==> flow/design.v (excerpt) <==
module Controller_FIR (
	input	[7:0] 	VPPG,             
	input 		  	Find_Setting,     
	input 		  	CLK,              
	input 		  	rst_n,            
	output 	[6:0] 	DC_Comp,          
	output 	[3:0] 	pga_Gain,         
	output 		  	LED_IR,           
	output 		  	LED_RED,          
	output  [19:0] 	Out_RED_Filtered, 
	output  [19:0] 	Out_IR_Filtered,  
	output  [3:0] 	LED_Drive         
);
	wire [7:0] IR_ADC_Value, RED_ADC_Value;
	wire 	   CLK_Filter;
	reg        CLK_Filter_q;    
	wire       Filter_En;       
	always @(posedge CLK or negedge rst_n) begin
		if (!rst_n) CLK_Filter_q <= 1'b0;
		else        CLK_Filter_q <= CLK_Filter;
	end
	assign Filter_En = CLK_Filter & ~CLK_Filter_q;
    Controller ct(  .Vppg(VPPG), 
                    .Find_Setting(Find_Setting), 
                    .CLK(CLK), 
                    .rst_n(rst_n), 
                    .DC_Comp(DC_Comp), 
                    .PGA_Gain(pga_Gain), 
                    .CLK_Filter(CLK_Filter), 
                    .LED_IR(LED_IR), 
                    .LED_RED(LED_RED),
                    .IR_ADC_Value(IR_ADC_Value), 
                    .RED_ADC_Value(RED_ADC_Value), 
                    .LED_Drive(LED_Drive)); 
	FIR_Filter red( .CLK(CLK),
  ...
For scale: roughly 1000 flip-flops, about 68 I/O pins, about 69000 um2 of cells after synthesis.
Settings: LEC_CHECK=0, ABC_AREA=1, CAP_MARGIN=20, CORE_MARGIN=2, CORE_UTILIZATION=72, CTS_CLUSTER_DIAMETER=224, MAX_ROUTING_LAYER=met4, PLACE_DENSITY_LB_ADDON=0.02, SETUP_SLACK_MARGIN=1.49, SLEW_MARGIN=5; clock period 5.2 ns.
run.sh (not shown) runs the stock make flow with config.mk's settings and CLKGATE_MAP_FILE=.
The starting point finished but failed the layout checks on setup timing.
Next try:
Settings changed: MAX_ROUTING_LAYER met4 to unset, SETUP_SLACK_MARGIN 1.49 to unset, SLEW_MARGIN 5 to 20, TNS_END_PERCENT set to 5.
Clock period 5.2 ns to 4.02 ns, I/O delays scaled along.
Effect:
- The changed run finished but failed the layout checks on setup timing
- clock skew is higher by 0.0074 ns
- cell area is lower by a few percent
- fmax is higher by a few percent
- routed wire length is lower by roughly a tenth
- critical path depth stays the same
- setup slack degrades by 0.95 ns
- register-to-register slack degrades by 0.95 ns
- cell count barely changes
Next try:
Settings changed: ABC_AREA 1 to unset, CORE_UTILIZATION 72 to 65, CTS_CLUSTER_DIAMETER 224 to unset, PLACE_DENSITY_LB_ADDON 0.02 to unset, TNS_END_PERCENT 5 to unset.
Clock period 4.02 ns to 7.45 ns, I/O delays scaled along.
After rerunning:
- Now the flow completed with no timing, DRC or antenna violations
- sequential cell count is unchanged
- clock skew goes down by 0.014 ns
- non-clock buffer count shrinks by 261
- routed wire length went down by 11%
- via count falls by about 15%
- register-to-register slack is better by 2.3 ns
Next try:
Settings changed: CORE_UTILIZATION 65 to 72, CTS_CLUSTER_DIAMETER set to 224.
Clock period 7.45 ns to 5.94 ns, I/O delays scaled along.
Now the flow finished but fails on setup timing.
Final cell count decreases slightly.
Core utilization goes up by 8.7 points.
Setup slack is worse by 0.97 ns.
Sequential share of layout area falls by 0.41 points.
Non-clock buffer count climbs by 76.
Register-to-register slack degrades by 0.97 ns.
Count of clock-buffer cells in the layout decreases by 6.
First-iteration DRC count rises by a quarter to a third.
Next try:
Settings changed: ABC_AREA set to 1, PLACE_DENSITY_LB_ADDON set to 0.02.
Clock period 5.94 ns to 5.2 ns, I/O delays scaled along.
The changed run completed, yet does not pass: setup timing.
Die size climbs by 2.1%.
Synthesized area is higher by 2.1%.
Via count increases by 13%.
Worst setup slack gets worse by 0.15 ns.

---

run A:
Controller_FIR again, from the RTL that the note above started with.
## Controller_FIR
module Controller_FIR (
	input	[7:0] 	VPPG,             
	input 		  	Find_Setting,     
	input 		  	CLK,              
	input 		  	rst_n,            
	output 	[6:0] 	DC_Comp,          
	output 	[3:0] 	pga_Gain,         
	output 		  	LED_IR,           
	output 		  	LED_RED,          
	output  [19:0] 	Out_RED_Filtered, 
	output  [19:0] 	Out_IR_Filtered,  
	output  [3:0] 	LED_Drive         
);
Settings: LEC_CHECK=0, CAP_MARGIN=40, CORE_MARGIN=2, CORE_UTILIZATION=72, CTS_CLUSTER_DIAMETER=361, CTS_CLUSTER_SIZE=21, PLACE_DENSITY_LB_ADDON=0.01, SETUP_SLACK_MARGIN=-0.52, SLEW_MARGIN=20, TNS_END_PERCENT=40; clock period 5.18 ns.
The flow for run A finished, though final verification flagged setup timing.
## Diff of input files: run B against run A
- a deleted PLACE_DENSITY_LB_ADDON that had been 0.01
- a deleted SETUP_SLACK_MARGIN that had been -0.52
- a deleted CTS_CLUSTER_SIZE that had been 21
- a deleted TNS_END_PERCENT that had been 40
- a change of CAP_MARGIN from 40 to 20
- a deleted CTS_CLUSTER_DIAMETER that had been 361
- a change of CORE_UTILIZATION from 72 to 16
- a change of the clock period (ns, I/O delays scaled along) from 5.18 to 12.7
Notes after the runs:
- [compare] base=run A new=run B: via count fell 3.6%; number of levels in the clock H-tree climbed 1.
- Run B did not stop at any stage, and its layout met the timing, DRC and antenna checks.
- | final design utilization | run B vs run A | 59 points lower |
- Final design area excluding fillers of run B exceeds that of run A by a little under 10%.
- | register-to-register path setup slack | run B vs run A | 6.78 ns higher |
- Run A reports its critical-path cell with the highest stage delay as fa_1 while run B reports o41ai_1.
What run C does differently from run B at the input level:
- CORE_UTILIZATION: 16 -> 71
- the clock period (ns, I/O delays scaled along): 12.7 -> 7.24
## What came out
Run C: full flow OK, the timing, DRC and antenna checks passed. Run B: full flow OK, the timing, DRC and antenna checks passed. Per the comparison of run C with run B, core utilization at floorplan rose 56 points, largest clock skew in the final design fell 0.062 ns. Going from run B to run C, the die area was shrunk. Run C vs. run B: data required time of the critical path went down by 5.56 ns. Clock period minus final worst setup slack (lower): run C.
--- input diff run C..run D ---
- setting TNS_END_PERCENT to 10 for the first time
- setting CTS_CLUSTER_SIZE to 98 for the first time
- setting ABC_AREA to 1 for the first time
- changing CORE_UTILIZATION from 71 to 72
- changing the clock period (ns, I/O delays scaled along) from 7.24 to 4.44
Notes after the runs:
Nothing crashed in run D and all stages finished; the problem is that the final layout failed, the offending checks being setup timing. Reported for run C and run D, number of register bits inferred by synthesis turned out identical to the last digit. Run D vs run C — timing-limited maximum frequency climbed by more than 10%. Run D ended with more total global routing track utilization than run C.
Here is what was changed in the inputs of run E compared with run D.
- CTS_CLUSTER_SIZE: 98 -> 10
- SETUP_SLACK_MARGIN: unset -> 1.18
Of the runs run D and run E, none of them finished clean.
Complete run, failing final checks: run D, reason setup timing.
Cmp run E vs run D: maximum number of pins on one net before global-route repair lower in run E
Taking run D as the reference, in run E final antenna diode count went down, setup slack lower, pre-CTS worst setup slack up 0.037 ns.
Re die height: no difference whatsoever between run D and run E.
[compare] base=run D new=run E: post-synthesis instance total stayed essentially flat, wire length increased about 3.6%.
Against run D, run E comes in about 3.6% higher on number of setup violations in the final report.

---

job 6212:
Starting RTL as in the previous note.
clock: 7.05 ns
lec_check: 0
cap_margin: 35
cell_pad_in_sites_detail_placement: 0
cell_pad_in_sites_global_placement: 2
core_aspect_ratio: 1.33
core_margin: 2
core_utilization: 18
cts_cluster_size: 52
gpl_routability_driven: 0
place_density_lb_addon: 0.13
slew_margin: 25
tns_end_percent: 75
#### Input delta (job 8955 over job 6212)
==> flow/config.mk <==
export PLATFORM = sky130hd
export DESIGN_NAME = Controller_FIR
export DESIGN_NICKNAME = Controller_FIR
export VERILOG_FILES = /design/flow/design.v
export SDC_FILE = /design/flow/constraint.sdc
export NUM_CORES = 4
export LEC_CHECK = 0
export CAP_MARGIN = 20
export CORE_MARGIN = 2
export CORE_UTILIZATION = 60
export CTS_CLUSTER_SIZE = 60
export SLEW_MARGIN = 20
==> flow/constraint.sdc <==
create_clock -name core_clock -period 5.39 [get_ports {CLK}]
set_input_delay 1.0780 -clock core_clock [delete_from_list [all_inputs] [get_ports {CLK}]]
set_output_delay 1.0780 -clock core_clock [all_outputs]
set_load 0.01 [all_outputs]
## What came out
- Job 8955: complete, dirty (negative setup slack)
- Going from job 6212 to job 8955, cell area shrank by a few percent.
- Routed wire length, job 6212 and job 8955: smaller value in job 8955
- Non-clock buffer count (higher): job 8955
- What job 8955 reported for maximum frequency has to be multiplied by 0.929 to get the figure for job 6212.
- [compare] base=job 6212 new=job 8955: number of standard cells in the layout, taps in and fillers out went down by about 28%; least setup slack across all paths after layout went down; core utilization increased 46 points.
- Changes observed in job 8955 relative to job 6212: routed metal-1 wirelength fell 23 mm.
Modified inputs, job 7470 compared to job 8955
--- a/flow/config.mk
+++ b/flow/config.mk
@@ -8,5 +8,5 @@
 export CAP_MARGIN = 20
 export CORE_MARGIN = 2
-export CORE_UTILIZATION = 60
-export CTS_CLUSTER_SIZE = 60
+export CORE_UTILIZATION = 70
+export CTS_CLUSTER_SIZE = 38
 export SLEW_MARGIN = 20
==> flow/constraint.sdc <==
create_clock -name core_clock -period 5.85 [get_ports {CLK}]
set_input_delay 1.1700 -clock core_clock [delete_from_list [all_inputs] [get_ports {CLK}]]
set_output_delay 1.1700 -clock core_clock [all_outputs]
set_load 0.01 [all_outputs]
Complete run, failing final checks: job 7470, reason negative setup slack. Delta (job 7470 minus job 8955): final standard cell area without fillers now smaller; total length of routed wires now larger; HPWL after detailed placement now smaller. In the floorplan summary, job 7470 is listed with a die area less than that of job 8955. Against job 8955, cell count after placement in job 7470 fell by a few percent. Looking at critical path's largest stage delay, job 7470 sits 0.03 ns higher than job 8955 does. Global-route usage over all layers (lower): job 8955. Compared with job 8955, in job 7470 met1 usage in global routing has increased; hold slack essentially unchanged; final cell count without fillers moved down.
[inputs] job 3555 vs job 7470
--- a/flow/config.mk
+++ b/flow/config.mk
@@ -6,7 +6,7 @@
 export NUM_CORES = 4
 export LEC_CHECK = 0
+export ABC_AREA = 1
 export CAP_MARGIN = 20
 export CORE_MARGIN = 2
-export CORE_UTILIZATION = 70
-export CTS_CLUSTER_SIZE = 38
+export CORE_UTILIZATION = 72
 export SLEW_MARGIN = 20
==> flow/constraint.sdc <==
create_clock -name core_clock -period 5.5 [get_ports {CLK}]
set_input_delay 1.1000 -clock core_clock [delete_from_list [all_inputs] [get_ports {CLK}]]
set_output_delay 1.1000 -clock core_clock [all_outputs]
set_load 0.01 [all_outputs]
Notes after the runs:
Post-synthesis adder-cell area fraction delta for job 3555 relative to job 7470: 0.58 points lower. Job 3555 against job 7470: routed metal-1 wire length now sits higher, number of cells on the critical path moved up. From the logs: job 7470 reached the end of the flow and failed the layout checks with negative setup slack. [job 3555] flow finished | final checks: failed | reasons: negative setup slack.
